==> flow/design.v <==
module float_adder(
    input   clk,
    input   rst,
    input   [31:0]  x,
    input   [31:0]  y,
    output  reg [31:0]  z,
    output  reg [1:0]   overflow, 
    output  reg done
);
    reg [24:0]  m_x, m_y, m_z;
    reg [7:0]   exp_x, exp_y, exp_z;
    reg [2:0]   state_now;
    reg sign_z;
    reg [31:0]  x_q, y_q;
    reg [24:0] out_x,out_y,mid_y,mid_x;
    reg [7:0] move_tot;
    reg [2:0] bigger;
    parameter start = 3'b000, zerocheck = 3'b001, equalcheck = 3'b010, addm = 3'b011, normal = 3'b100, over = 3'b110;
    always @(posedge clk) begin
        if(!rst)begin
            state_now <= start;
            done <= 1'b0;
        end
        else begin
        done <= 1'b0;
        case(state_now)
            start:
                begin
                    x_q <= x;
                    y_q <= y;
                    bigger <= 2'b00;
                    exp_x <= x[30:23];
                    exp_y <= y[30:23];
                    m_x <= {1'b0, 1'b1, x[22:0]};
                    m_y <= {1'b0, 1'b1, y[22:0]};
                    out_x <= 25'b0;
                    out_y <= 25'b0;
                    move_tot <= 8'b0;
                    mid_y<={24'b0,1'b1};
                    mid_x<={24'b0,1'b1};
                    if((x[30:23] == 8'd255 && x[22:0] != 0) || (y[30:23] == 8'd255 && y[22:0] != 0)) 
                        begin
                            overflow <= 2'b11;
                            state_now <= over;
                            sign_z <= 1'b1;
                            exp_z <= 8'b11111111;
                            m_z <= 23'b11111111111111111111111;
                        end
                    else if((x[30:23] == 8'd255 && x[22:0] == 0) || (y[30:23] == 8'd255 && y[22:0] == 0)) 
                        begin
                            overflow <= 2'b11;
                            state_now <= over;
                            sign_z <= 1'b0;
                            exp_z <= 8'b11111111;
                            m_z <= 23'b0;
                        end
                    else
                        begin
                            overflow <= 2'b00;
                            state_now <= zerocheck;
                        end
                end
            zerocheck:
                begin
                    if(m_x[22:0] == 23'b0 && exp_x == 8'b0)
                        begin
                            sign_z <= y_q[31];
                            exp_z <= exp_y;
                            m_z <= m_y;
                            state_now <= over;
                        end
                    else if(m_y[22:0] == 23'b0 && exp_y == 8'b0)
                        begin
                            sign_z <= x_q[31];
                            exp_z <= exp_x;
                            m_z <= m_x;
                            state_now <= over;
                        end
                    else
                        begin
                            state_now <= equalcheck;
                        end
                    if(m_x[22:0] != 23'b0 && exp_x == 8'b0)
                        begin
                            m_x <= {1'b0, 1'b0, x_q[22:0]};
                        end
                    if(m_y[22:0] != 23'b0 && exp_y == 8'b0)
                        begin
                            m_y <= {1'b0, 1'b0, y_q[22:0]};
                        end
                end
            equalcheck:
                begin
                    if(exp_x == exp_y)
                        begin
                            if(bigger == 2'b0)
                                begin
                                    state_now <= addm; 
                                end
                            else if(bigger == 2'b10)
                                begin
                                    if(out_y > mid_y)
                                        begin
                                            m_y <= m_y + 1'b1;
                                        end 
                                    else if(out_y < mid_y)
                                        begin
                                            m_y <= m_y;
                                        end
                                    else if(out_y == m_y)
                                        begin
                                            if(m_y[0] == 1)
                                                begin
                                                    m_y <= m_y + 1'b1;
                                                end
                                            else
                                                begin
                                                    m_y <= m_y;
                                                end
                                        end
                                    state_now <= addm;
                                end
                            else if(bigger == 2'b01)
                                begin
                                    if(out_x > mid_x)
                                        begin
                                            m_x <= m_x + 1'b1;
                                        end 
                                    else if(out_x < mid_x)
                                        begin
                                            m_x <= m_x;
                                        end
                                    else if(out_x == m_x)
                                        begin
                                            if(m_x[0] == 1)
                                                begin
                                                    m_x <= m_x + 1'b1;
                                                end
                                            else
                                                begin
                                                    m_x <= m_x;
                                                end
                                        end
                                    state_now <= addm;
                                end
                        end
                    else
                        begin
                            if(exp_x > exp_y)
                                begin
                                    bigger <= 2'b01;
                                    exp_y <= exp_y + 1'b1;
                                    m_y[23:0] <= {1'b0, m_y[23:1]};
                                    out_y[move_tot] <= m_y[0];
                                    mid_y <= {mid_y[23:0], mid_y[24]};
                                    move_tot <= move_tot + 1'b1;
                                    if(m_y == 24'b0) 
                                        begin
                                            sign_z <= x_q[31];
                                            exp_z <= exp_x;
                                            m_z <= m_x;
                                            state_now <= over;
                                        end
                                    else
                                        begin
                                            state_now <= equalcheck;
                                        end
                                end 
                            else
                                begin
                                    bigger <= 2'b10;
                                    exp_x <= exp_x + 1'b1;
                                    m_x[23:0] <= {1'b0, m_x[23:1]};
                                    out_x[move_tot] <= m_x[0];
                                    mid_x <= {mid_x[23:0], mid_x[24]};
                                    move_tot <= move_tot + 1'b1;
                                    if(m_x == 24'b0) 
                                        begin
                                            sign_z <= y_q[31];
                                            exp_z <= exp_y;
                                            m_z <= m_y;
                                            state_now <= over;
                                        end
                                    else
                                        begin
                                            state_now <= equalcheck;
                                        end
                                end
                        end
                end
            addm:
                begin
                    if(x_q[31] ^ y_q[31] == 1'b0)
                        begin
                            exp_z <= exp_x;
                            sign_z <= x_q[31];
                            m_z <= m_x + m_y;
                            state_now <= normal;
                        end 
                    else
                        begin
                            if(m_x > m_y)
                                begin
                                    exp_z <= exp_x;
                                    sign_z <= x_q[31];
                                    m_z <= m_x - m_y;
                                    state_now <= normal;
                                end
                            else if(m_x < m_y)
                                begin
                                    exp_z <= exp_y;
                                    sign_z <= y_q[31];
                                    m_z <= m_y - m_x;
                                    state_now <= normal;
                                end
                            else
                                begin
                                    sign_z <= 1'b0;
                                    exp_z <= 8'b0;
                                    m_z <= 23'b0;
                                    state_now <= over;
                                end
                        end
                end
            normal:
                begin
                    if(m_z[24] == 1'b1)
                        begin
                            if(m_z[0] == 1)
                                begin
                                    m_z <= m_z + 1'b1;
                                    m_z[0] <= 0;
                                    state_now <= normal;
                                end
                            else
                                begin
                                     m_z <= {1'b0, m_z[24:1]};
                                    exp_z <= exp_z + 1'b1;
                                    state_now <= over;
                                end
                        end 
                    else
                        begin
                            if(m_z[23] == 1'b0 && exp_z >= 1)
                                begin
                                    m_z <= {m_z[23:0], 1'b0};
                                    exp_z <= exp_z - 1'b1;
                                    state_now <= normal;
                                end 
                            else
                                begin
                                    state_now <= over;
                                end
                        end
                end
            over:
                begin
                    z <= {sign_z, exp_z[7:0], m_z[22:0]};
                    done <= 1'b1;
                    if(overflow)
                        begin
                            overflow <= overflow;
                            state_now <= start;
                        end
                    else if(exp_z == 8'd255)
                        begin
                            overflow <= 2'b01;
                            state_now <= start;
                        end
                    else if(exp_z == 8'd0 && m_z[22:0] != 23'b0)
                        begin
                            overflow <= 2'b10;
                            state_now <= start;
                        end
                    else
                        begin
                            overflow <= 2'b0;
                            state_now <= start;
                        end
                end
            default:
                begin
                    state_now <= start;
                end
        endcase    
        end
    end
endmodule
==> flow/run.sh <==
#!/bin/bash
# the make line also repeats each setting of config.mk as NAME=value (left out here)
make -C /OpenROAD-flow-scripts/flow DESIGN_CONFIG=/design/flow/config.mk WORK_HOME=/design/flow/orfs CLKGATE_MAP_FILE= finish
==> flow/config.mk <==
export PLATFORM = sky130hd
export DESIGN_NAME = float_adder
export DESIGN_NICKNAME = float_adder
export VERILOG_FILES = /design/flow/design.v
export SDC_FILE = /design/flow/constraint.sdc
export NUM_CORES = 4
export LEC_CHECK = 0
export ABC_AREA = 1
export CAP_MARGIN = 20
export CORE_ASPECT_RATIO = 0.69
export CORE_MARGIN = 2
export CORE_UTILIZATION = 72
export CTS_CLUSTER_DIAMETER = 397
export CTS_CLUSTER_SIZE = 100
export PLACE_DENSITY = 0.4
export SETUP_SLACK_MARGIN = 0.51
export SLEW_MARGIN = 20
==> flow/constraint.sdc <==
create_clock -name core_clock -period 2.59 [get_ports {clk}]
set_input_delay 0.5180 -clock core_clock [delete_from_list [all_inputs] [get_ports {clk}]]
set_output_delay 0.5180 -clock core_clock [all_outputs]
set_load 0.01 [all_outputs]
==> flow_metrics.env, run 1 <==
# yosys + openroad results
export IMPL_error="[ERROR GRT-0232] Routing congestion too high. Check the congestion heatmap in the GUI."
export IMPL_syn_nets=3608
export IMPL_core_area_um2=33700
export IMPL_topCellsByArea="edfxtp_1 36%, nand2_1 12%, ha_1 7.5%"
export IMPL_yosysUniqueCellTypes=58
export IMPL_yosysTopAreaCellShare_pct=35.6
export IMPL_synth_edff_count=290
export IMPL_syn_area_per_cell_um2=7.21
export IMPL_num_rows=56
export IMPL_pre_cts_ws_ns=-0.317
export IMPL_place_congestion=1.24
export IMPL_postSynthSeqShare_pct=36.4
export IMPL_cts_sinks=300
export IMPL_ys_flops=300
export IMPL_fp_dieW_um=226
export IMPL_ys_warn_count=1
export IMPL_dieArea_um2=35500
export IMPL_top_cell="nand2_1"
export IMPL_ys_cells=3392
export IMPL_grt_overflow=439
export IMPL_port_buffers=100
export IMPL_dp_cells=4222
export IMPL_common_cells="798 x nand2_1, 460 x inv_1, 344 x nor2_1, 290 x edfxtp_1, 281 x nand3_1"
export IMPL_yosys_most_used_dff="edfxtp_1"
export IMPL_ys_sh_mux_pct=0
export IMPL_yosys_area_um2=24500
export IMPL_grt_util_all_layers_pct=90.5
export IMPL_synthSimpleGateAreaFrac_pct=30.6
export IMPL_root_buffer="clkbuf_16"
export IMPL_xor_share_pct=3.81
export IMPL_cts_hold_fix_buffers=0
export IMPL_synth_area_leader_cell="edfxtp_1"
export IMPL_die_y_um=157
export IMPL_syn_area_um2=24500
export IMPL_ys_sh_aoi_pct=11.6
export IMPL_status="did not finish"
export IMPL_io_pins=101
export IMPL_syn_inst=3392
export IMPL_post_dp_hpwl_um=77600
export IMPL_synth_async_sr_flop_share_pct=0
export IMPL_htreeDepth=1
export IMPL_top_logic_kind="simple AND/OR/NAND/NOR gates"
export IMPL_cts_buffers=6
export IMPL_initCoreUtil_pct=72.6
export IMPL_adder_share_pct=7.76
export IMPL_stop_stage="global routing (5_1_grt)"
export IMPL_clockBufferDepth=3
## through the flow
stage | instance area [um2] | hold WS, ns | utilization (%)
2_1_floorplan | 25200 | 0.400 | -
3_3_place_gp | 29300 | 0.456 | 86.8
3_5_place_dp | 29300 | 0.455 | 86.8
4_1_cts | 31000 | 0.425 | 92.1
## per-layer routing
| layer | GRT overflow | GRT usage [%] |
|---|---|---|
| met1 | 42 | 89.2 |
| met2 | 188 | 98.7 |
| met3 | 60 | 82.9 |
| met4 | 142 | 92.0 |
| met5 | 7 | 76.3 |
## timing repair
| action | in CTS |
|---|---|
| cloned | 5 |
| gates resized | 227 |
| pin swaps | 60 |
| endpoints found under the setup margin | 356 |
| setup buffers | 79 |
==> run 2, diff against run 1 <==
Settings changed: CORE_ASPECT_RATIO 0.69 to 0.61, CORE_UTILIZATION 72 to 40, CTS_CLUSTER_DIAMETER 397 to 361, CTS_CLUSTER_SIZE 100 to 70, GPL_TIMING_DRIVEN set to 0, MIN_ROUTING_LAYER set to met2, PLACE_DENSITY 0.4 to unset, PLACE_DENSITY_LB_ADDON set to 0.26, SETUP_SLACK_MARGIN 0.51 to -0.13.
Clock period 2.59 ns to 2.49 ns, I/O delays scaled along.
==> run 2 against run 1 <==
  * The run again fails in global routing (5_1_grt)
  * Die size grew 78%
  * Synthesized cell count is the same
  * Area after synthesis is the same
==> flow_metrics.env, run 2 <==
# yosys + openroad results
export IMPL_status="did not finish"
export IMPL_stop_stage="global routing (5_1_grt)"
export IMPL_error="[ERROR GRT-0116] Global routing finished with congestion. Check the congestion regions in the DRC Viewer."
export IMPL_synth_async_sr_flop_share_pct=0
export IMPL_cts_buffers=8
export IMPL_top_cell="nand2_1"
export IMPL_clockBufferDepth=3
export IMPL_synth_edff_count=290
export IMPL_yosysUniqueCellTypes=58
export IMPL_ys_sh_mux_pct=0
export IMPL_num_rows=70
export IMPL_core_area_um2=60200
export IMPL_grt_overflow=1893
export IMPL_top_logic_kind="simple AND/OR/NAND/NOR gates"
export IMPL_post_dp_hpwl_um=101000
export IMPL_ys_flops=300
export IMPL_xor_share_pct=3.81
export IMPL_pre_cts_ws_ns=-2.20
export IMPL_synthSimpleGateAreaFrac_pct=30.6
export IMPL_root_buffer="clkbuf_16"
export IMPL_synth_area_leader_cell="edfxtp_1"
export IMPL_syn_inst=3392
export IMPL_ys_cells=3392
export IMPL_fp_dieW_um=321
export IMPL_topCellsByArea="edfxtp_1 36%, nand2_1 12%, ha_1 7.5%"
export IMPL_ys_sh_aoi_pct=11.6
export IMPL_port_buffers=100
export IMPL_yosys_area_um2=24500
export IMPL_common_cells="798 x nand2_1, 460 x inv_1, 344 x nor2_1, 290 x edfxtp_1, 281 x nand3_1"
export IMPL_yosys_most_used_dff="edfxtp_1"
export IMPL_syn_nets=3608
export IMPL_cts_hold_fix_buffers=0
export IMPL_grt_util_all_layers_pct=78.8
export IMPL_syn_area_um2=24500
export IMPL_dieArea_um2=63200
export IMPL_dp_cells=4291
export IMPL_ys_warn_count=1
export IMPL_yosysTopAreaCellShare_pct=35.6
export IMPL_cts_sinks=300
export IMPL_die_y_um=197
export IMPL_syn_area_per_cell_um2=7.21
export IMPL_htreeDepth=1
export IMPL_place_congestion=1.16
export IMPL_io_pins=101
export IMPL_adder_share_pct=7.76
export IMPL_postSynthSeqShare_pct=36.4
export IMPL_initCoreUtil_pct=40.7
[run 2: through the flow]
stage / total power (uW) / area (um2) / TNS [ns]
2_1_floorplan: 10100 / 24500 / -26.11
4_1_cts: 16800 / 30400 / -42.37
3_5_place_dp: 12800 / 26700 / -289.34
3_3_place_gp: 12800 / 26500 / -428.26
[run 2: layer usage]
metal	GRT usage (%)	GRT overflow
met2	76.3	21
met4	42.2	25
met3	103	1661
met5	82.7	186
met1	-	-
[run 2: what timing repair did]
action                                  in CTS
setup buffers                              177
pin swaps                                   91
gates cloned                                 8
resized                                    464
hold endpoints to repair                     0
endpoints found under the setup margin     326
==> run 3, diff against run 2 <==
Settings changed: ABC_AREA 1 to unset, CORE_ASPECT_RATIO 0.61 to unset, CORE_UTILIZATION 40 to 70, CTS_CLUSTER_DIAMETER 361 to 212, CTS_CLUSTER_SIZE 70 to 36, GPL_TIMING_DRIVEN 0 to unset, MIN_ROUTING_LAYER met2 to unset, PLACE_DENSITY set to 0.35, PLACE_DENSITY_LB_ADDON 0.26 to unset, SETUP_SLACK_MARGIN -0.13 to 0.95.
Clock period 2.49 ns to 3.45 ns, I/O delays scaled along.
==> run 3 against run 2 <==
  * The flow again stops in global routing (5_1_grt)
  * Die size decreased by 49%
  * Synthesized cell count shrank 31%
  * Area after synthesis shrank 11%
==> flow_metrics.env, run 3 <==
# yosys + openroad results
export IMPL_initCoreUtil_pct=71.0
export IMPL_place_area_um2=24900
export IMPL_root_buffer="clkbuf_16"
export IMPL_num_rows=64
export IMPL_yosysUniqueCellTypes=78
export IMPL_top_cell="edfxtp_1"
export IMPL_ys_sh_mux_pct=1.84
export IMPL_clockBufferDepth=3
export IMPL_syn_inst=2328
export IMPL_syn_area_um2=21700
export IMPL_top_logic_kind="AND-OR/OR-AND gates"
export IMPL_ys_flops=300
export IMPL_yosys_most_used_dff="edfxtp_1"
export IMPL_error="[ERROR DPL-0038] Utilization greater than 100%, impossible to legalize"
export IMPL_fp_dieW_um=180
export IMPL_cts_hold_fix_buffers=0
export IMPL_yosys_area_um2=21700
export IMPL_die_y_um=180
export IMPL_htreeDepth=1
export IMPL_cts_sinks=300
export IMPL_stop_stage="global routing (5_1_grt)"
export IMPL_dp_cells=2913
export IMPL_yosysTopAreaCellShare_pct=40.2
export IMPL_common_cells="290 x edfxtp_1, 261 x nor2_1, 166 x a21oi_1, 148 x inv_1, 147 x ha_1"
export IMPL_synth_async_sr_flop_share_pct=0
export IMPL_dieArea_um2=32400
export IMPL_synth_edff_count=290
export IMPL_cts_buffers=12
export IMPL_port_buffers=100
export IMPL_core_area_um2=30500
export IMPL_post_dp_hpwl_um=57000
export IMPL_ys_sh_aoi_pct=19.8
export IMPL_ys_warn_count=1
export IMPL_synth_area_leader_cell="edfxtp_1"
export IMPL_syn_area_per_cell_um2=9.31
export IMPL_status="did not finish"
export IMPL_io_pins=101
export IMPL_adder_share_pct=8.76
export IMPL_xor_share_pct=6.99
export IMPL_topCellsByArea="edfxtp_1 40%, ha_1 8.5%, xnor2_1 5.2%"
export IMPL_synthSimpleGateAreaFrac_pct=16.3
export IMPL_ys_cells=2328
export IMPL_syn_nets=2544
export IMPL_postSynthSeqShare_pct=41.1
export IMPL_place_congestion=1.11
-- run 3: per-stage QoR --
stage	hold WS, ns	util (%)	setup WS (ns)	setup TNS (ns)
after floorplan	0.400	-	0.198	0
after global placement	0.415	81.7	-0.0187	-0.0290
after detailed placement	0.421	81.7	-0.173	-1.70
after CTS	0.452	92.1	0.187	0
-- run 3: repair_timing --
action / CTS
endpoints found under the hold margin: 0
resized: 260
buffers inserted: 155
cloned: 16
pin swaps: 124
endpoints found under the setup margin: 343
==> run 4, diff against run 3 <==
Settings changed: CORE_UTILIZATION 70 to 72, PLACE_DENSITY 0.35 to unset, PLACE_DENSITY_LB_ADDON set to 0.3, SETUP_SLACK_MARGIN 0.95 to 0.98.
==> run 4 against run 3 <==
  * The flow again stops in global routing (5_1_grt)
  * Die size decreased by 2.7%
  * Area after synthesis unchanged
  * Synthesized cell count unchanged
==> flow_metrics.env, run 4 <==
# yosys + openroad results
export IMPL_status="did not finish"
export IMPL_stop_stage="global routing (5_1_grt)"
export IMPL_error="[ERROR GRT-0232] Routing congestion too high. Check the congestion heatmap in the GUI."
export IMPL_root_buffer="clkbuf_16"
export IMPL_core_area_um2=29600
export IMPL_ys_flops=300
export IMPL_yosys_area_um2=21700
export IMPL_cts_hold_fix_buffers=0
export IMPL_syn_area_per_cell_um2=9.31
export IMPL_topCellsByArea="edfxtp_1 40%, ha_1 8.5%, xnor2_1 5.2%"
export IMPL_dieArea_um2=31500
export IMPL_grt_overflow=1674
export IMPL_yosysTopAreaCellShare_pct=40.2
export IMPL_postSynthSeqShare_pct=41.1
export IMPL_ys_sh_mux_pct=1.84
export IMPL_ys_sh_aoi_pct=19.8
export IMPL_fp_dieW_um=177
export IMPL_ys_cells=2328
export IMPL_common_cells="290 x edfxtp_1, 261 x nor2_1, 166 x a21oi_1, 148 x inv_1, 147 x ha_1"
export IMPL_cts_buffers=12
export IMPL_dp_cells=2910
export IMPL_io_pins=101
export IMPL_place_area_um2=25000
export IMPL_syn_inst=2328
export IMPL_synth_edff_count=290
export IMPL_top_logic_kind="AND-OR/OR-AND gates"
export IMPL_clockBufferDepth=3
export IMPL_grt_util_all_layers_pct=98.3
export IMPL_yosysUniqueCellTypes=78
export IMPL_syn_nets=2544
export IMPL_synth_async_sr_flop_share_pct=0
export IMPL_place_congestion=1.07
export IMPL_port_buffers=100
export IMPL_post_dp_hpwl_um=58500
export IMPL_yosys_most_used_dff="edfxtp_1"
export IMPL_syn_area_um2=21700
export IMPL_synthSimpleGateAreaFrac_pct=16.3
export IMPL_initCoreUtil_pct=73.1
export IMPL_num_rows=63
export IMPL_ys_warn_count=1
export IMPL_xor_share_pct=6.99
export IMPL_cts_sinks=300
export IMPL_die_y_um=177
export IMPL_synth_area_leader_cell="edfxtp_1"
export IMPL_htreeDepth=1
export IMPL_adder_share_pct=8.76
export IMPL_top_cell="edfxtp_1"
run 4: what timing repair did:
| item | in CTS |
|---|---|
| endpoints found under the setup margin | 345 |
| cloned | 7 |
| resized | 161 |
| pin swaps | 61 |
| endpoints found under the hold margin | 0 |
| buffers inserted | 95 |
run 4: metal layers:
layer	GRT usage, %	GRT overflow
met5	62.0	15
met4	109	450
met3	84.1	88
met2	116	1077
met1	90.6	44
run 4: metrics by stage:
step                hold slack (ns)  setup slack [ns]
floorplan                     0.400             0.198
global placement              0.412           -0.0708
detailed placement            0.430            -0.217
CTS                           0.461             0.181
==> run 5, diff against run 4 <==
Settings changed: CORE_UTILIZATION 72 to 59, CTS_CLUSTER_DIAMETER 212 to unset, CTS_CLUSTER_SIZE 36 to unset, PLACE_DENSITY_LB_ADDON 0.3 to unset, SETUP_SLACK_MARGIN 0.98 to 0.96.
Clock period 3.45 ns to 3.46 ns, I/O delays scaled along.
==> run 5 against run 4 <==
  * The run now finishes clean
  * Synthesized cell count stayed put
  * Area after synthesis unchanged
  * Die size grew 22%
==> flow_metrics.env, run 5 <==
# implementation run metrics
export IMPL_hold_path_class="reg -> reg"
export IMPL_yosys_area_um2=21700
export IMPL_crit_path_end="m_z[8]"
export IMPL_cts_buffers=35
export IMPL_max_cap_viol_count=0
export IMPL_tns_ns=0
export IMPL_slowest_stage="or4b_4"
export IMPL_place_congestion=1.02
export IMPL_vdd_drop_max_uv=547
export IMPL_ys_sh_aoi_pct=19.8
export IMPL_synth_edff_count=290
export IMPL_synth_area_leader_cell="edfxtp_1"
export IMPL_htreeDepth=2
export IMPL_grt_first_pass_wirelength_um=118000
export IMPL_wl_per_cell_um=26.8
export IMPL_crit_family="AND-OR/OR-AND gates"
export IMPL_reg2reg_to="m_z[8]"
export IMPL_warnings=89
export IMPL_crit_cells=12
export IMPL_yosys_most_used_dff="edfxtp_1"
export IMPL_common_cells="290 x edfxtp_1, 261 x nor2_1, 166 x a21oi_1, 148 x inv_1, 147 x ha_1"
export IMPL_cpPeakStageDelay_ns=0.55
export IMPL_ys_flops=300
export IMPL_die_y_um=196
export IMPL_fin_crit_sh_pct=97.0
export IMPL_r2r_start="m_x[8]"
export IMPL_clkPwrFrac_pct=30.5
export IMPL_grt_util_all_layers_pct=40.3
export IMPL_max_freq_ghz=0.298
export IMPL_syn_nets=2544
export IMPL_critical_path_required_ns=3.83
export IMPL_ys_cells=2328
export IMPL_path_cells="inv_2 > ha_4 > a21oi_4 > o31ai_4 > or4b_4 > a21o_1 > o31ai_4 > buf_6 > nand2_8 > or3_4 > o311a_1 > o31ai_1"
export IMPL_final_nets=2936
export IMPL_cts_sinks=300
export IMPL_syn_inst=2328
export IMPL_yosysUniqueCellTypes=78
export IMPL_routed_via_density=6.94
export IMPL_yosysTopAreaCellShare_pct=40.2
export IMPL_topCellsByArea="edfxtp_1 40%, ha_1 8.5%, xnor2_1 5.2%"
export IMPL_area_growth_pct=33.1
export IMPL_critPathArrivalTime_ns=3.72
export IMPL_pwr_share_seq_pct=38.1
export IMPL_num_rows=70
export IMPL_ys_sh_mux_pct=1.84
export IMPL_grt_overflow=0
export IMPL_rsz0062_at_grt="yes"
export IMPL_leakagePower_uw=0.0111
export IMPL_seq_power_uw=4440
export IMPL_top_logic_kind="AND-OR/OR-AND gates"
export IMPL_final_setup_skew_ns=0.0350
export IMPL_clk_latency_ns=0.57
export IMPL_power_clock_uw=3560
export IMPL_startpoint="m_x[8]"
export IMPL_finalSetupViolCount=0
export IMPL_core_area_um2=36300
export IMPL_p_total_uw=11700
export IMPL_initCoreUtil_pct=59.6
export IMPL_syn_area_um2=21700
export IMPL_crit_top_cell="o31ai_4"
export IMPL_maxSlewViolCount=0
export IMPL_top_cell="edfxtp_1"
export IMPL_period_minus_slack_ns=3.36
export IMPL_min_delay_worst_endpoint="z[31]"
export IMPL_crit_buf_inv=2
export IMPL_powerDensity_nw_per_um2=404
export IMPL_path_clk_slew_ns=0.06
export IMPL_final_hold_viol_count=0
export IMPL_grt_pass1_vias=19800
export IMPL_cts_tree="yes"
export IMPL_ys_warn_count=1
export IMPL_dieArea_um2=38300
export IMPL_p_int_uw=7740
export IMPL_dr_pass1_iters=9
export IMPL_antenna_found_initial=2
export IMPL_relSlewSlack_pct=44.2
export IMPL_synth_async_sr_flop_share_pct=0
export IMPL_wl_um=86100
export IMPL_drt_iter0_drc=3541
export IMPL_comb_power_share_pct=31.4
export IMPL_xor_share_pct=6.99
export IMPL_postSynthSeqShare_pct=41.1
export IMPL_critPathLaunchType="flip-flop"
export IMPL_crit_type="reg -> reg"
export IMPL_r2r_slack_ns=0.10
export IMPL_syn_area_per_cell_um2=9.31
export IMPL_crit_fanout=6
export IMPL_fp_dieW_um=196
export IMPL_grt_max_degree=76
export IMPL_port_buffers=100
export IMPL_cts_hold_fix_buffers=0
export IMPL_comb_power_uw=3660
export IMPL_adder_share_pct=8.76
export IMPL_io_pins=101
export IMPL_crit_path_end_kind="flip-flop"
export IMPL_r2r_cells=12
export IMPL_synthSimpleGateAreaFrac_pct=16.3
export IMPL_antenna_left=0
export IMPL_drc_errors=0
export IMPL_power_top_group="sequential cells"
export IMPL_root_buffer="clkbuf_16"
export IMPL_post_dp_hpwl_um=59100
export IMPL_clockBufferDepth=3
export IMPL_worstMarginPinSlew_ns=0.834
export IMPL_vias=22300
export IMPL_worstHoldStart="sign_z"
export IMPL_holdPathStages=0
export IMPL_status="finished clean"
export IMPL_swShare_pct=33.6
export IMPL_p_switching_uw=3910
run 5: cell type report:
| cell class | instances | area (um2) |
|---|---|---|
| Multi-Input combinational cell | 1738 | 13400 |
| Clock buffer | 40 | 916 |
| Clock inverter | 22 | 148 |
| Fill cell | 2237 | 7510 |
| Inverter | 152 | 586 |
| Antenna cell | 1 | 2.50 |
| Timing Repair Buffer | 493 | 4300 |
| Tap cell | 468 | 586 |
| Sequential cell | 300 | 8910 |
run 5: repair_timing:
action / CTS / global route
setup buffers: 35 / 90
hold endpoints to repair: 0 / 0
endpoints found under the setup margin: 343 / 344
gates cloned: 2 / 11
resized: 77 / 206
pin swaps: 23 / 94
run 5: routing by layer:
metal	GRT usage, %	vias up	share of wire [%]
met5	0	-	0.020
met1	56.1	10500	37
li1	-	9443	-
met4	20.2	2	7.4
met2	60.5	1866	43
met3	7.82	507	13
run 5: through the flow:
| stage | std cells | utilization [%] | hold slack (ns) | worst slack, ns | cell area, um2 |
|---|---|---|---|---|---|
| 2_1_floorplan | 2328 | - | 0.400 | 0.208 | 22200 |
| 3_3_place_gp | 3013 | 69.4 | 0.433 | -0.0909 | 25200 |
| 3_5_place_dp | 3013 | 69.4 | 0.424 | -0.133 | 25200 |
| 4_1_cts | 3112 | 74.2 | 0.427 | 0.128 | 27000 |
| 5_1_grt | 3214 | 79.3 | 0.433 | 0.00220 | 28800 |
| 6_report | 3214 | 79.3 | 0.421 | 0.103 | 28800 |
==> run 6, diff against run 5 <==
Settings changed: ABC_AREA set to 1, CORE_UTILIZATION 59 to 72, CTS_CLUSTER_DIAMETER set to 400, CTS_CLUSTER_SIZE set to 100, PLACE_DENSITY set to 0.38, SETUP_SLACK_MARGIN 0.96 to -0.24.
Clock period 3.46 ns to 2.4 ns, I/O delays scaled along.
==> run 6 against run 5 <==
  * The run now fails in global routing (5_1_grt)
  * Synthesized cell count is 46% higher
  * Die size down 7.3%
  * Area after synthesis is 13% higher
==> flow_metrics.env, run 6 <==
# yosys + openroad results
export IMPL_post_dp_hpwl_um=77000
export IMPL_topCellsByArea="edfxtp_1 36%, nand2_1 12%, ha_1 7.5%"
export IMPL_error="[ERROR GRT-0232] Routing congestion too high. Check the congestion heatmap in the GUI."
export IMPL_num_rows=67
export IMPL_top_cell="nand2_1"
export IMPL_grt_overflow=7
export IMPL_dieArea_um2=35500
export IMPL_cts_hold_fix_buffers=0
export IMPL_stop_stage="global routing (5_1_grt)"
export IMPL_cts_sinks=300
export IMPL_postSynthSeqShare_pct=36.4
export IMPL_core_area_um2=33500
export IMPL_ys_flops=300
export IMPL_syn_inst=3392
export IMPL_cts_buffers=6
export IMPL_synth_edff_count=290
export IMPL_dp_cells=4353
export IMPL_htreeDepth=1
export IMPL_place_congestion=1.23
export IMPL_fp_dieW_um=188
export IMPL_initCoreUtil_pct=73.0
export IMPL_ys_cells=3392
export IMPL_ys_sh_aoi_pct=11.6
export IMPL_ys_warn_count=1
export IMPL_port_buffers=100
export IMPL_die_y_um=188
export IMPL_yosys_area_um2=24500
export IMPL_ys_sh_mux_pct=0
export IMPL_status="did not finish"
export IMPL_top_logic_kind="simple AND/OR/NAND/NOR gates"
export IMPL_syn_area_per_cell_um2=7.21
export IMPL_grt_util_all_layers_pct=75.0
export IMPL_adder_share_pct=7.76
export IMPL_synth_async_sr_flop_share_pct=0
export IMPL_yosysUniqueCellTypes=58
export IMPL_syn_area_um2=24500
export IMPL_clockBufferDepth=3
export IMPL_pre_cts_ws_ns=-0.360
export IMPL_yosysTopAreaCellShare_pct=35.6
export IMPL_io_pins=101
export IMPL_xor_share_pct=3.81
export IMPL_common_cells="798 x nand2_1, 460 x inv_1, 344 x nor2_1, 290 x edfxtp_1, 281 x nand3_1"
export IMPL_synth_area_leader_cell="edfxtp_1"
export IMPL_syn_nets=3608
export IMPL_root_buffer="clkbuf_16"
export IMPL_yosys_most_used_dff="edfxtp_1"
export IMPL_synthSimpleGateAreaFrac_pct=30.6
## run 6: what timing repair did
action / in CTS
endpoints found under the setup margin: 40
pin swaps: 0
hold endpoints to repair: 0
gates resized: 23
setup buffers: 3
gates cloned: 0
## run 6: layer usage
layer | track usage [%] | overflow
met5 | 33.0 | 0
met4 | 73.6 | 6
met3 | 57.0 | 0
met2 | 92.3 | 1
met1 | 76.2 | 0
## run 6: per-stage QoR
step,hold slack (ns),cell area (um2)
global placement,0.410,29700
CTS,0.378,30000
detailed placement,0.405,29700
floorplan,0.400,24500
==> run 7, diff against run 6 <==
Settings changed: ABC_AREA 1 to unset, CELL_PAD_IN_SITES_GLOBAL_PLACEMENT set to 3, CORE_UTILIZATION 72 to 56, CTS_CLUSTER_DIAMETER 400 to 248, CTS_CLUSTER_SIZE 100 to 31, PLACE_DENSITY 0.38 to unset, PLACE_DENSITY_LB_ADDON set to 0.2, SETUP_SLACK_MARGIN -0.24 to unset.
Clock period 2.4 ns to 3.7 ns, I/O delays scaled along.
==> run 7 against run 6 <==
  * The run fails in global placement without I/O (3_1_place_gp_skip_io)
  * Die size rose by 14%
  * Synthesized cell count fell by 31%
  * Area after synthesis fell by 11%
==> flow_metrics.env, run 7 <==
# yosys + openroad results
export IMPL_synth_area_leader_cell="edfxtp_1"
export IMPL_die_y_um=201
export IMPL_dieArea_um2=40300
export IMPL_synth_async_sr_flop_share_pct=0
export IMPL_top_logic_kind="AND-OR/OR-AND gates"
export IMPL_ys_warn_count=1
export IMPL_postSynthSeqShare_pct=41.1
export IMPL_fp_dieW_um=201
export IMPL_xor_share_pct=6.99
export IMPL_ys_cells=2328
export IMPL_syn_area_um2=21700
export IMPL_core_area_um2=38400
export IMPL_ys_sh_aoi_pct=19.8
export IMPL_adder_share_pct=8.76
export IMPL_yosysTopAreaCellShare_pct=40.2
export IMPL_ys_sh_mux_pct=1.84
export IMPL_initCoreUtil_pct=56.5
export IMPL_synth_edff_count=290
export IMPL_common_cells="290 x edfxtp_1, 261 x nor2_1, 166 x a21oi_1, 148 x inv_1, 147 x ha_1"
export IMPL_top_cell="edfxtp_1"
export IMPL_stop_stage="global placement without I/O (3_1_place_gp_skip_io)"
export IMPL_ys_flops=300
export IMPL_syn_inst=2328
export IMPL_syn_nets=2544
export IMPL_status="did not finish"
export IMPL_error="[ERROR FLW-0024] Place density exceeds 1.0 (current PLACE_DENSITY_LB_ADDON =  0.2). Please check if the value of  PLACE_DENSITY_LB_ADDON is between 0 and 0.99."
export IMPL_yosys_area_um2=21700
export IMPL_num_rows=72
export IMPL_synthSimpleGateAreaFrac_pct=16.3
export IMPL_yosys_most_used_dff="edfxtp_1"
export IMPL_topCellsByArea="edfxtp_1 40%, ha_1 8.5%, xnor2_1 5.2%"
export IMPL_yosysUniqueCellTypes=78
export IMPL_syn_area_per_cell_um2=9.31
==> run 8, diff against run 7 <==
Settings changed: CELL_PAD_IN_SITES_GLOBAL_PLACEMENT 3 to unset, CORE_UTILIZATION 56 to 17, CTS_CLUSTER_DIAMETER 248 to unset, CTS_CLUSTER_SIZE 31 to unset, PLACE_DENSITY_LB_ADDON 0.2 to unset.
Clock period 3.7 ns to 7.07 ns, I/O delays scaled along.
==> run 8 against run 7 <==
  * Now clean on timing, DRC and antenna
  * Area after synthesis did not move
  * Synthesized cell count did not move
  * Die size rose to 3.2 times the previous value
==> flow_metrics.env, run 8 <==
# implementation run metrics
export IMPL_min_delay_worst_endpoint="z[31]"
export IMPL_worstMarginPinSlew_ns=1.16
export IMPL_status="finished clean"
export IMPL_swShare_pct=32.0
export IMPL_clockBufferDepth=3
export IMPL_htreeDepth=2
export IMPL_reg2reg_to="m_z[23]"
export IMPL_fp_dieW_um=361
export IMPL_cts_sinks=300
export IMPL_syn_area_um2=21700
export IMPL_ys_cells=2328
export IMPL_post_cts_buffers=0
export IMPL_routed_via_density=4.73
export IMPL_max_cap_viol_count=0
export IMPL_syn_area_per_cell_um2=9.31
export IMPL_port_buffers=100
export IMPL_crit_buf_inv=1
export IMPL_top_cell="edfxtp_1"
export IMPL_slowest_stage="a211oi_1"
export IMPL_wl_um=86400
export IMPL_vdd_drop_max_uv=159
export IMPL_tns_ns=0
export IMPL_crit_cells=11
export IMPL_syn_nets=2544
export IMPL_finalSetupViolCount=0
export IMPL_io_pins=101
export IMPL_dr_pass1_iters=8
export IMPL_crit_fanout=17
export IMPL_grt_util_all_layers_pct=12.8
export IMPL_pwr_share_seq_pct=40.0
export IMPL_place_congestion=0.979
export IMPL_crit_family="AND-OR/OR-AND gates"
export IMPL_drt_iter0_drc=2066
export IMPL_cts_buffers=40
export IMPL_grt_overflow=0
export IMPL_hold_path_class="reg -> reg"
export IMPL_top_logic_kind="AND-OR/OR-AND gates"
export IMPL_synth_async_sr_flop_share_pct=0
export IMPL_warnings=84
export IMPL_core_area_um2=126000
export IMPL_synthSimpleGateAreaFrac_pct=16.3
export IMPL_xor_share_pct=6.99
export IMPL_ys_warn_count=1
export IMPL_antenna_found_initial=7
export IMPL_ys_flops=300
export IMPL_p_total_uw=5630
export IMPL_cpPeakStageDelay_ns=0.87
export IMPL_maxSlewViolCount=0
export IMPL_yosysUniqueCellTypes=78
export IMPL_powerDensity_nw_per_um2=218
export IMPL_critPathArrivalTime_ns=5.23
export IMPL_crit_path_end="m_z[23]"
export IMPL_grt_pass1_vias=18200
export IMPL_critical_path_required_ns=7.37
export IMPL_syn_inst=2328
export IMPL_power_top_group="sequential cells"
export IMPL_worstHoldStart="sign_z"
export IMPL_relSlewSlack_pct=21.8
export IMPL_vias=19100
export IMPL_path_clk_slew_ns=0.06
export IMPL_post_cts_resize_count=0
export IMPL_grt_first_pass_wirelength_um=126000
export IMPL_path_cells="inv_1 > ha_1 > nor3_1 > o21ai_0 > o2111ai_1 > a41oi_1 > o21ai_0 > a211oi_1 > o21ai_0 > mux2i_1 > o211ai_1"
export IMPL_final_hold_viol_count=0
export IMPL_initCoreUtil_pct=17.2
export IMPL_topCellsByArea="edfxtp_1 40%, ha_1 8.5%, xnor2_1 5.2%"
export IMPL_max_freq_ghz=0.203
export IMPL_root_buffer="clkbuf_16"
export IMPL_leakagePower_uw=0.00909
export IMPL_clkPwrFrac_pct=38.6
export IMPL_crit_type="reg -> reg"
export IMPL_yosysTopAreaCellShare_pct=40.2
export IMPL_r2r_slack_ns=2.14
export IMPL_drc_errors=0
export IMPL_power_clock_uw=2170
export IMPL_postSynthSeqShare_pct=41.1
export IMPL_cts_tree="yes"
export IMPL_dieArea_um2=130000
export IMPL_holdPathStages=0
export IMPL_cts_hold_fix_buffers=0
export IMPL_antenna_left=0
export IMPL_crit_top_cell="o21ai_0"
export IMPL_ys_sh_mux_pct=1.84
export IMPL_rsz0062_at_grt="no"
export IMPL_clk_latency_ns=0.59
export IMPL_ys_sh_aoi_pct=19.8
export IMPL_yosys_area_um2=21700
export IMPL_die_y_um=361
export IMPL_synth_edff_count=290
export IMPL_common_cells="290 x edfxtp_1, 261 x nor2_1, 166 x a21oi_1, 148 x inv_1, 147 x ha_1"
export IMPL_final_setup_skew_ns=0.0308
export IMPL_area_growth_pct=19.3
export IMPL_num_rows=130
export IMPL_comb_power_share_pct=21.4
export IMPL_seq_power_uw=2250
export IMPL_adder_share_pct=8.76
export IMPL_r2r_cells=11
export IMPL_p_int_uw=3830
export IMPL_synth_area_leader_cell="edfxtp_1"
export IMPL_yosys_most_used_dff="edfxtp_1"
export IMPL_p_switching_uw=1800
export IMPL_grt_max_degree=88
export IMPL_final_nets=2573
export IMPL_wl_per_cell_um=21.4
export IMPL_fin_crit_sh_pct=69.8
export IMPL_post_dp_hpwl_um=65600
export IMPL_critPathLaunchType="flip-flop"
export IMPL_period_minus_slack_ns=4.93
export IMPL_r2r_start="m_x[4]"
export IMPL_comb_power_uw=1210
export IMPL_crit_path_end_kind="flip-flop"
export IMPL_startpoint="m_x[4]"
run 8: area by class of cell:
cell class | count | area (um2)
Antenna cell | 1 | 2.50
Clock buffer | 46 | 1040
Clock inverter | 26 | 325
Fill cell | 13700 | 100000
Inverter | 152 | 572
Multi-Input combinational cell | 1731 | 11700
Sequential cell | 300 | 8910
Tap cell | 1650 | 2060
Timing Repair Buffer | 132 | 1250
run 8: through the flow:
step                      hold WS (ns)  cell area [um2]  cells  utilization, %  setup WS [ns]
final                            0.457            25900   4038            20.5           2.14
after global routing             0.463            25900   4038            20.5           2.00
after global placement           0.445            24500   3964            19.4           1.79
after floorplan                  0.400            21700   2328               -          0.609
after detailed placement         0.444            24500   3964            19.4           1.80
after CTS                        0.458            25800   4036            20.5           2.03
run 8: per-layer routing:
metal	GRT usage, %	routed length, um	vias up
met5	0	46	-
met2	20.5	39100	893
li1	-	-	8709
met3	2.02	6670	170
met4	6.51	4630	6
met1	16.7	36000	9313
==> run 9, diff against run 8 <==
Settings changed: ABC_AREA set to 1, CORE_UTILIZATION 17 to 72, CTS_CLUSTER_DIAMETER set to 397, CTS_CLUSTER_SIZE set to 10, HOLD_SLACK_MARGIN set to 0.26, PLACE_DENSITY set to 0.4, SETUP_SLACK_MARGIN set to 0.77, TNS_END_PERCENT set to 10.
Clock period 7.07 ns to 2.59 ns, I/O delays scaled along.
==> run 9 against run 8 <==
  * The flow now stops in global routing (5_1_grt)
  * Synthesized cell count rose by 46%
  * Die size decreased by 73%
  * Area after synthesis rose by 13%
==> flow_metrics.env, run 9 <==
# yosys + openroad results
export IMPL_xor_share_pct=3.81
export IMPL_yosys_most_used_dff="edfxtp_1"
export IMPL_synth_async_sr_flop_share_pct=0
export IMPL_yosysUniqueCellTypes=58
export IMPL_dieArea_um2=35500
export IMPL_ys_cells=3392
export IMPL_post_dp_hpwl_um=71700
export IMPL_place_congestion=1.26
export IMPL_common_cells="798 x nand2_1, 460 x inv_1, 344 x nor2_1, 290 x edfxtp_1, 281 x nand3_1"
export IMPL_htreeDepth=2
export IMPL_postSynthSeqShare_pct=36.4
export IMPL_synth_edff_count=290
export IMPL_syn_nets=3608
export IMPL_core_area_um2=33500
export IMPL_grt_overflow=57
export IMPL_io_pins=101
export IMPL_stop_stage="global routing (5_1_grt)"
export IMPL_cts_sinks=300
export IMPL_ys_flops=300
export IMPL_place_area_um2=28500
export IMPL_top_cell="nand2_1"
export IMPL_yosys_area_um2=24500
export IMPL_num_rows=67
export IMPL_syn_inst=3392
export IMPL_yosysTopAreaCellShare_pct=35.6
export IMPL_top_logic_kind="simple AND/OR/NAND/NOR gates"
export IMPL_topCellsByArea="edfxtp_1 36%, nand2_1 12%, ha_1 7.5%"
export IMPL_clockBufferDepth=3
export IMPL_synthSimpleGateAreaFrac_pct=30.6
export IMPL_grt_util_all_layers_pct=78.6
export IMPL_syn_area_per_cell_um2=7.21
export IMPL_root_buffer="clkbuf_16"
export IMPL_port_buffers=100
export IMPL_ys_sh_mux_pct=0
export IMPL_fp_dieW_um=188
export IMPL_ys_sh_aoi_pct=11.6
export IMPL_error="[ERROR GRT-0116] Global routing finished with congestion. Check the congestion regions in the DRC Viewer."
export IMPL_adder_share_pct=7.76
export IMPL_syn_area_um2=24500
export IMPL_die_y_um=188
export IMPL_initCoreUtil_pct=73.0
export IMPL_cts_buffers=35
export IMPL_ys_warn_count=1
export IMPL_synth_area_leader_cell="edfxtp_1"
export IMPL_status="did not finish"
==> run 9: metal layers <==
metal  GRT overflow  track usage, %
met4             29            78.5
met2             21            94.0
met3              3            64.4
met1              4            78.6
met5              0            34.5
==> run 9: metrics by stage <==
step / std cells / worst slack [ns]
detailed placement: 4190 / -0.210
floorplan: 3392 / -0.0453
CTS: 4301 / -0.0130
global placement: 4190 / -0.117
==> run 9: timing repair <==
action	in CTS
hold buffers	0
cloned	4
pin swaps	125
buffers inserted	61
resized	426
endpoints found under the setup margin	385
==> run 10, diff against run 9 <==
Settings changed: ABC_AREA 1 to unset, CTS_CLUSTER_SIZE 10 to unset, HOLD_SLACK_MARGIN 0.26 to unset, SETUP_SLACK_MARGIN 0.77 to unset, TNS_END_PERCENT 10 to unset.
==> run 10 against run 9 <==
  * The flow stops in clock tree synthesis (4_1_cts)
  * Area after synthesis fell by 11%
  * Die size decreased by 11%
  * Synthesized cell count down 31%
==> flow_metrics.env, run 10 <==
# yosys + openroad results
export IMPL_top_cell="edfxtp_1"
export IMPL_yosys_most_used_dff="edfxtp_1"
export IMPL_ys_sh_mux_pct=1.84
export IMPL_yosys_area_um2=21700
export IMPL_syn_nets=2544
export IMPL_syn_area_per_cell_um2=9.31
export IMPL_top_logic_kind="AND-OR/OR-AND gates"
export IMPL_adder_share_pct=8.76
export IMPL_synth_edff_count=290
export IMPL_post_dp_hpwl_um=71800
export IMPL_ys_flops=300
export IMPL_topCellsByArea="edfxtp_1 40%, ha_1 8.5%, xnor2_1 5.2%"
export IMPL_synth_async_sr_flop_share_pct=0
export IMPL_port_buffers=100
export IMPL_ys_cells=2328
export IMPL_ys_warn_count=1
export IMPL_yosysTopAreaCellShare_pct=40.2
export IMPL_place_congestion=1.24
export IMPL_stop_stage="clock tree synthesis (4_1_cts)"
export IMPL_ys_sh_aoi_pct=19.8
export IMPL_status="did not finish"
export IMPL_error="[ERROR DPL-0038] Utilization greater than 100%, impossible to legalize"
export IMPL_io_pins=101
export IMPL_core_area_um2=29600
export IMPL_xor_share_pct=6.99
export IMPL_dieArea_um2=31500
export IMPL_yosysUniqueCellTypes=78
export IMPL_syn_inst=2328
export IMPL_synthSimpleGateAreaFrac_pct=16.3
export IMPL_initCoreUtil_pct=73.1
export IMPL_syn_area_um2=21700
export IMPL_die_y_um=177
export IMPL_common_cells="290 x edfxtp_1, 261 x nor2_1, 166 x a21oi_1, 148 x inv_1, 147 x ha_1"
export IMPL_synth_area_leader_cell="edfxtp_1"
export IMPL_postSynthSeqShare_pct=41.1
export IMPL_fp_dieW_um=177
export IMPL_place_area_um2=28000
export IMPL_num_rows=63
## run 10: per-stage QoR
stage / instances / hold WS, ns / util, % / TNS (ns) / setup WS, ns
3_3_place_gp: 3327 / 0.413 / 94.4 / -106.50 / -1.28
3_5_place_dp: 3327 / 0.415 / 94.4 / -140.09 / -1.28
2_1_floorplan: 2328 / 0.400 / - / -51.01 / -0.662
==> run 11, diff against run 10 <==
Settings changed: CORE_UTILIZATION 72 to 70, CTS_CLUSTER_DIAMETER 397 to 212, CTS_CLUSTER_SIZE set to 36, PLACE_DENSITY 0.4 to unset, PLACE_DENSITY_LB_ADDON set to 0.29, SETUP_SLACK_MARGIN set to 0.96.
Clock period 2.59 ns to 3.45 ns, I/O delays scaled along.
==> run 11 against run 10 <==
  * Die size rose by 2.8%
  * Synthesized cell count did not move
  * Area after synthesis did not move
  * The flow stops in global routing (5_1_grt)
==> flow_metrics.env, run 11 <==
# yosys + openroad results
export IMPL_status="did not finish"
export IMPL_stop_stage="global routing (5_1_grt)"
export IMPL_error="[ERROR GRT-0232] Routing congestion too high. Check the congestion heatmap in the GUI."
export IMPL_grt_overflow=49
export IMPL_syn_area_per_cell_um2=9.31
export IMPL_topCellsByArea="edfxtp_1 40%, ha_1 8.5%, xnor2_1 5.2%"
export IMPL_grt_util_all_layers_pct=76.3
export IMPL_synth_async_sr_flop_share_pct=0
export IMPL_yosys_area_um2=21700
export IMPL_clockBufferDepth=3
export IMPL_die_y_um=180
export IMPL_yosysTopAreaCellShare_pct=40.2
export IMPL_syn_inst=2328
export IMPL_post_dp_hpwl_um=60000
export IMPL_syn_nets=2544
export IMPL_common_cells="290 x edfxtp_1, 261 x nor2_1, 166 x a21oi_1, 148 x inv_1, 147 x ha_1"
export IMPL_fp_dieW_um=180
export IMPL_ys_cells=2328
export IMPL_postSynthSeqShare_pct=41.1
export IMPL_cts_buffers=12
export IMPL_ys_flops=300
export IMPL_place_area_um2=25000
export IMPL_cts_sinks=300
export IMPL_synthSimpleGateAreaFrac_pct=16.3
export IMPL_synth_area_leader_cell="edfxtp_1"
export IMPL_place_congestion=1.08
export IMPL_htreeDepth=1
export IMPL_xor_share_pct=6.99
export IMPL_port_buffers=100
export IMPL_io_pins=101
export IMPL_num_rows=64
export IMPL_adder_share_pct=8.76
export IMPL_dieArea_um2=32400
export IMPL_top_logic_kind="AND-OR/OR-AND gates"
export IMPL_synth_edff_count=290
export IMPL_ys_warn_count=1
export IMPL_ys_sh_aoi_pct=19.8
export IMPL_dp_cells=2922
export IMPL_syn_area_um2=21700
export IMPL_cts_hold_fix_buffers=0
export IMPL_ys_sh_mux_pct=1.84
export IMPL_core_area_um2=30500
export IMPL_root_buffer="clkbuf_16"
export IMPL_initCoreUtil_pct=71.0
export IMPL_yosys_most_used_dff="edfxtp_1"
export IMPL_yosysUniqueCellTypes=78
export IMPL_top_cell="edfxtp_1"
[run 11: what timing repair did]
action                                  4_1_cts
endpoints found under the setup margin      343
setup buffers                               111
endpoints found under the hold margin         0
gates cloned                                  7
gates resized                               192
pin swaps                                    78
[run 11: per-stage QoR]
stage,total power [uW],hold slack [ns],setup TNS (ns),utilization [%],setup WS (ns)
after CTS,9600,0.463,0,89.3,0.186
after detailed placement,7400,0.432,-2.91,82.0,-0.320
after global placement,7270,0.410,-0.762,82.0,-0.119
after floorplan,6230,0.400,0,-,0.198
[run 11: layer usage]
metal / GRT usage [%] / GRT overflow
met1: 77.8 / 0
met5: 31.9 / 0
met2: 92.1 / 25
met4: 73.1 / 21
met3: 61.0 / 3
==> run 12, diff against run 11 <==
Settings changed: CAP_MARGIN 20 to 35, CORE_MARGIN 2 to 4, CORE_UTILIZATION 70 to 16, CTS_CLUSTER_DIAMETER 212 to unset, CTS_CLUSTER_SIZE 36 to unset, GPL_TIMING_DRIVEN set to 1, PLACE_DENSITY_LB_ADDON 0.29 to unset, SETUP_SLACK_MARGIN 0.96 to unset, TNS_END_PERCENT set to 25.
Clock period 3.45 ns to 2.42 ns, I/O delays scaled along.
==> run 12 against run 11 <==
  * Now fails the layout checks on negative setup slack
  * Die size rose to 4.4 times the previous value
  * Area after synthesis is the same
  * Synthesized cell count unchanged
==> flow_metrics.env, run 12 <==
# implementation run metrics
export IMPL_path_cells="buf_6 > inv_4 > ha_4 > a21oi_4 > o31ai_4 > or4b_4 > a21o_1 > o31ai_4 > buf_4 > a21oi_4 > buf_12 > o21ai_4 > nand2_1 > a221o_1"
export IMPL_max_freq_ghz=0.299
export IMPL_critical_path_required_ns=2.75
export IMPL_slowest_stage="or4b_4"
export IMPL_fp_dieW_um=376
export IMPL_finalSetupViolCount=327
export IMPL_comb_power_share_pct=33.5
export IMPL_p_switching_uw=5970
export IMPL_worstMarginPinSlew_ns=0.811
export IMPL_seq_power_uw=6230
export IMPL_grt_max_degree=76
export IMPL_critPathArrivalTime_ns=3.68
export IMPL_area_growth_pct=58.1
export IMPL_num_rows=134
export IMPL_grt_first_pass_wirelength_um=141000
export IMPL_r2r_start="m_x[6]"
export IMPL_ys_cells=2328
export IMPL_synth_async_sr_flop_share_pct=0
export IMPL_max_cap_viol_count=0
export IMPL_status="finished with violations"
export IMPL_dieArea_um2=141000
export IMPL_core_area_um2=134000
export IMPL_ys_warn_count=1
export IMPL_rsz0062_at_grt="yes"
export IMPL_warnings=87
export IMPL_final_nets=3377
export IMPL_path_clk_slew_ns=0.06
export IMPL_syn_nets=2544
export IMPL_crit_path_end="exp_z[7]"
export IMPL_comb_power_uw=6170
export IMPL_r2r_slack_ns=-0.92
export IMPL_drc_errors=0
export IMPL_ys_sh_aoi_pct=19.8
export IMPL_pwr_share_seq_pct=33.8
export IMPL_initCoreUtil_pct=16.2
export IMPL_vdd_drop_max_uv=524
export IMPL_final_hold_viol_count=0
export IMPL_xor_share_pct=6.99
export IMPL_seq_area_um2=8910
export IMPL_routed_via_density=4.47
export IMPL_root_buffer="clkbuf_16"
export IMPL_power_clock_uw=6010
export IMPL_clkPwrFrac_pct=32.6
export IMPL_utilization_pct=25.6
export IMPL_crit_family="AND-OR/OR-AND gates"
export IMPL_power_top_group="sequential cells"
export IMPL_hold_path_class="reg -> reg"
export IMPL_crit_path_end_kind="flip-flop"
export IMPL_p_int_uw=12400
export IMPL_relSlewSlack_pct=46.0
export IMPL_min_delay_worst_endpoint="z[31]"
export IMPL_powerDensity_nw_per_um2=537
export IMPL_dr_pass1_iters=5
export IMPL_topCellsByArea="edfxtp_1 40%, ha_1 8.5%, xnor2_1 5.2%"
export IMPL_antenna_found_initial=1
export IMPL_crit_fanout=6
export IMPL_final_setup_skew_ns=0.0327
export IMPL_cts_hold_fix_buffers=0
export IMPL_wl_um=97400
export IMPL_clockBufferDepth=3
export IMPL_syn_inst=2328
export IMPL_diodes=0
export IMPL_p_total_uw=18400
export IMPL_violatedChecks="negative setup slack"
export IMPL_critPathLaunchType="flip-flop"
export IMPL_cts_buffers=39
export IMPL_top_logic_kind="AND-OR/OR-AND gates"
export IMPL_cts_tree="yes"
export IMPL_cts_sinks=300
export IMPL_synth_edff_count=290
export IMPL_reg2reg_to="exp_z[7]"
export IMPL_synthSimpleGateAreaFrac_pct=16.3
export IMPL_grt_pass1_vias=21900
export IMPL_holdPathStages=0
export IMPL_comb_area_um2=13400
export IMPL_ys_sh_mux_pct=1.84
export IMPL_grt_util_all_layers_pct=13.1
export IMPL_io_pins=101
export IMPL_synth_area_leader_cell="edfxtp_1"
export IMPL_maxSlewViolCount=0
export IMPL_syn_area_per_cell_um2=9.31
export IMPL_syn_area_um2=21700
export IMPL_leakagePower_uw=0.0134
export IMPL_startpoint="m_x[6]"
export IMPL_ys_flops=300
export IMPL_grt_overflow=0
export IMPL_htreeDepth=2
export IMPL_crit_buf_inv=4
export IMPL_post_dp_hpwl_um=75800
export IMPL_die_y_um=376
export IMPL_common_cells="290 x edfxtp_1, 261 x nor2_1, 166 x a21oi_1, 148 x inv_1, 147 x ha_1"
export IMPL_top_cell="edfxtp_1"
export IMPL_period_minus_slack_ns=3.34
export IMPL_r2r_cells=14
export IMPL_cpPeakStageDelay_ns=0.52
export IMPL_yosys_most_used_dff="edfxtp_1"
export IMPL_wl_per_cell_um=19.7
export IMPL_place_congestion=0.969
export IMPL_swShare_pct=32.4
export IMPL_fill_cells=14200
export IMPL_vias=22100
export IMPL_antenna_left=0
export IMPL_clk_latency_ns=0.59
export IMPL_crit_type="reg -> reg"
export IMPL_worstHoldStart="sign_z"
export IMPL_yosysTopAreaCellShare_pct=40.2
export IMPL_fin_ws_ns=-0.924
export IMPL_postSynthSeqShare_pct=41.1
export IMPL_adder_share_pct=8.76
export IMPL_yosysUniqueCellTypes=78
export IMPL_fin_crit_sh_pct=138
export IMPL_port_buffers=100
export IMPL_yosys_area_um2=21700
export IMPL_drt_iter0_drc=1825
export IMPL_crit_cells=14
==> run 12: metal layers <==
layer / up-vias / share of wire (%) / global-route usage, %
met5: - / 0 / 0
met4: 0 / 5.7 / 6.10
met3: 242 / 5.8 / 1.94
met2: 776 / 47 / 22.0
met1: 10800 / 42 / 16.5
li1: 10300 / - / -
==> run 12: repair_timing <==
action / CTS / global route
resized: 233 / 163
setup buffers: 40 / 26
endpoints found under the hold margin: 0 / 0
endpoints found under the setup margin: 333 / 343
cloned: 6 / 4
pin swaps: 101 / 72
==> run 12: final cells by class <==
cell class	instances	share of cell area (%)
clock buffer	44	2.90
multi-input combinational	1731	39.0
clock inverter	22	0.821
tap	1768	6.46
inverter	152	1.69
sequential	300	26.0
timing repair buffer	937	23.2
==> run 12: per-stage QoR <==
stage | hold slack (ns) | worst slack [ns] | cell area (um2) | setup TNS (ns) | std cells
after floorplan | 0.400 | -0.841 | 21800 | -151.52 | 2328
after global placement | 0.470 | -1.32 | 30400 | -144.32 | 4819
after detailed placement | 0.466 | -1.23 | 30400 | -152.95 | 4819
after CTS | 0.480 | -0.921 | 33200 | -114.77 | 4927
after global routing | 0.488 | -1.02 | 34300 | -136.55 | 4954
final | 0.480 | -0.924 | 34300 | -97.42 | 4954
==> run 13, diff against run 12 <==
Settings changed: ABC_AREA set to 1, CAP_MARGIN 35 to 15, CELL_PAD_IN_SITES_GLOBAL_PLACEMENT set to 3, CORE_MARGIN 4 to 2, CORE_UTILIZATION 16 to 41, MAX_ROUTING_LAYER set to met5, PLACE_DENSITY_LB_ADDON set to 0.21, TNS_END_PERCENT 25 to 5.
Clock period 2.42 ns to 4.43 ns, I/O delays scaled along.
==> run 13 against run 12 <==
  * Now clean on timing, DRC and antenna
  * Power shrank 44%
  * Setup slack gained 1.7 ns
  * Core utilization grew 22 points
  * Maximum frequency shrank 7.5%
  * First-iteration DRC count grew 51%
  * Hold slack lost 0.0070 ns
  * Non-clock buffer count shrank 738
  * Die size shrank 56%
  * Via count grew 12%
  * Largest cell class unchanged
  * Largest power group unchanged
==> flow_metrics.env, run 13 <==
# implementation run metrics
export IMPL_status="finished clean"
export IMPL_htreeDepth=2
export IMPL_port_buffers=100
export IMPL_clk_latency_ns=0.59
export IMPL_die_y_um=248
export IMPL_comb_power_share_pct=33.9
export IMPL_swShare_pct=38.9
export IMPL_fill_cells=6046
export IMPL_power_clock_uw=3150
export IMPL_crit_path_end="m_z[17]"
export IMPL_final_setup_skew_ns=0.0423
export IMPL_met3_length_um=8940
export IMPL_place_congestion=1.02
export IMPL_pre_cts_ws_ns=0.899
export IMPL_final_cells=4306
export IMPL_area_growth_pct=13.9
export IMPL_critPathLaunchType="flip-flop"
export IMPL_top_logic_kind="simple AND/OR/NAND/NOR gates"
export IMPL_top_cell="nand2_1"
export IMPL_post_cts_resize_count=0
export IMPL_reg2reg_to="m_z[17]"
export IMPL_ys_sh_mux_pct=0
export IMPL_p_int_uw=6260
export IMPL_cts_hold_fix_buffers=0
export IMPL_crit_type="reg -> reg"
export IMPL_grt_pass1_vias=23500
export IMPL_routed_via_density=5.74
export IMPL_max_cap_viol_count=0
export IMPL_path_clk_slew_ns=0.06
export IMPL_common_cells="798 x nand2_1, 460 x inv_1, 344 x nor2_1, 290 x edfxtp_1, 281 x nand3_1"
export IMPL_fin_ws_ns=0.815
export IMPL_ys_warn_count=1
export IMPL_antenna_found_initial=1
export IMPL_root_buffer="clkbuf_16"
export IMPL_cts_sinks=300
export IMPL_comb_area_um2=13200
export IMPL_synthSimpleGateAreaFrac_pct=30.6
export IMPL_rsz0062_at_grt="no"
export IMPL_p_switching_uw=3980
export IMPL_final_nets=3720
export IMPL_grt_util_all_layers_pct=32.7
export IMPL_relSlewSlack_pct=28.6
export IMPL_crit_top_cell="nand2_1"
export IMPL_syn_inst=3392
export IMPL_pwr_share_seq_pct=35.3
export IMPL_path_cells="inv_1 > ha_1 > nand2_1 > nor2_1 > nand2_1 > inv_1 > nor2_4 > nand2_1 > nand2_2 > inv_2 > o21ai_0 > nor2_1 > nand3_1"
export IMPL_clkPwrFrac_pct=30.8
export IMPL_max_freq_ghz=0.277
export IMPL_crit_fanout=15
export IMPL_finalSetupViolCount=0
export IMPL_xor_share_pct=3.81
export IMPL_grt_first_pass_wirelength_um=149000
export IMPL_top_layer="met4"
export IMPL_adder_share_pct=7.76
export IMPL_crit_buf_inv=3
export IMPL_wl_um=102000
export IMPL_critPathArrivalTime_ns=4.01
export IMPL_final_hold_viol_count=0
export IMPL_dieArea_um2=61600
export IMPL_hold_path_class="reg -> reg"
export IMPL_topCellsByArea="edfxtp_1 36%, nand2_1 12%, ha_1 7.5%"
export IMPL_worstMarginPinSlew_ns=1.07
export IMPL_grt_max_degree=59
export IMPL_yosys_most_used_dff="edfxtp_1"
export IMPL_yosysTopAreaCellShare_pct=35.6
export IMPL_drc_errors=0
export IMPL_seq_area_um2=8910
export IMPL_warnings=86
export IMPL_r2r_start="exp_y[3]"
export IMPL_fp_dieW_um=248
export IMPL_period_minus_slack_ns=3.61
export IMPL_fin_crit_sh_pct=81.6
export IMPL_startpoint="exp_y[3]"
export IMPL_powerDensity_nw_per_um2=367
export IMPL_yosys_area_um2=24500
export IMPL_dp_cells=4237
export IMPL_yosysUniqueCellTypes=58
export IMPL_dr_pass1_iters=6
export IMPL_r2r_slack_ns=0.82
export IMPL_post_cts_buffers=0
export IMPL_postSynthSeqShare_pct=36.4
export IMPL_r2r_cells=13
export IMPL_syn_area_per_cell_um2=7.21
export IMPL_post_dp_hpwl_um=78600
export IMPL_wl_met2_um=44500
export IMPL_crit_family="simple AND/OR/NAND/NOR gates"
export IMPL_clockBufferDepth=3
export IMPL_crit_cells=13
export IMPL_synth_async_sr_flop_share_pct=0
export IMPL_grt_overflow=0
export IMPL_ys_flops=300
export IMPL_ys_sh_aoi_pct=11.6
export IMPL_num_rows=89
export IMPL_comb_power_uw=3470
export IMPL_critical_path_required_ns=4.83
export IMPL_syn_area_um2=24500
export IMPL_vias=24700
export IMPL_initCoreUtil_pct=41.5
export IMPL_synth_area_leader_cell="edfxtp_1"
export IMPL_wl_met1_um=42800
export IMPL_synth_edff_count=290
export IMPL_worstHoldStart="sign_z"
export IMPL_leakagePower_uw=0.0123
export IMPL_cts_tree="yes"
export IMPL_tns_ns=0
export IMPL_maxSlewViolCount=0
export IMPL_vdd_drop_max_uv=271
export IMPL_holdPathStages=0
export IMPL_min_delay_worst_endpoint="z[31]"
export IMPL_antenna_left=0
export IMPL_cpPeakStageDelay_ns=0.70
export IMPL_io_pins=101
export IMPL_slowest_stage="o21ai_0"
export IMPL_drt_iter0_drc=2757
export IMPL_power_top_group="sequential cells"
export IMPL_crit_path_end_kind="flip-flop"
export IMPL_seq_power_uw=3610
export IMPL_core_area_um2=59000
export IMPL_ys_cells=3392
export IMPL_cts_buffers=38
export IMPL_syn_nets=3608
export IMPL_wl_per_cell_um=23.6
-- run 13: metrics by stage --
stage,area [um2],utilization (%),total power (uW),hold slack (ns)
final,27900,47.2,10200,0.473
after floorplan,24500,-,5690,0.400
after CTS,27900,47.2,10200,0.470
after global routing,27900,47.2,10700,0.495
after global placement,26600,45.1,7040,0.458
after detailed placement,26600,45.1,7040,0.455
-- run 13: routing by layer --
layer / global-route usage (%) / vias to the layer above
met2: 51.4 / 1253
li1: - / 11600
met5: 0 / -
met1: 44.1 / 11600
met4: 14.8 / 0
met3: 5.52 / 309
-- run 13: area by class of cell --
class	count	area share (%)
Tap cell	773	3.47
Inverter	479	6.45
Clock inverter	18	0.709
Sequential cell	300	32.0
Antenna cell	1	0.00898
Multi-Input combinational cell	2486	47.3
Clock buffer	50	3.76
Timing Repair Buffer	199	6.30
Power and IR drop assume default switching activity.
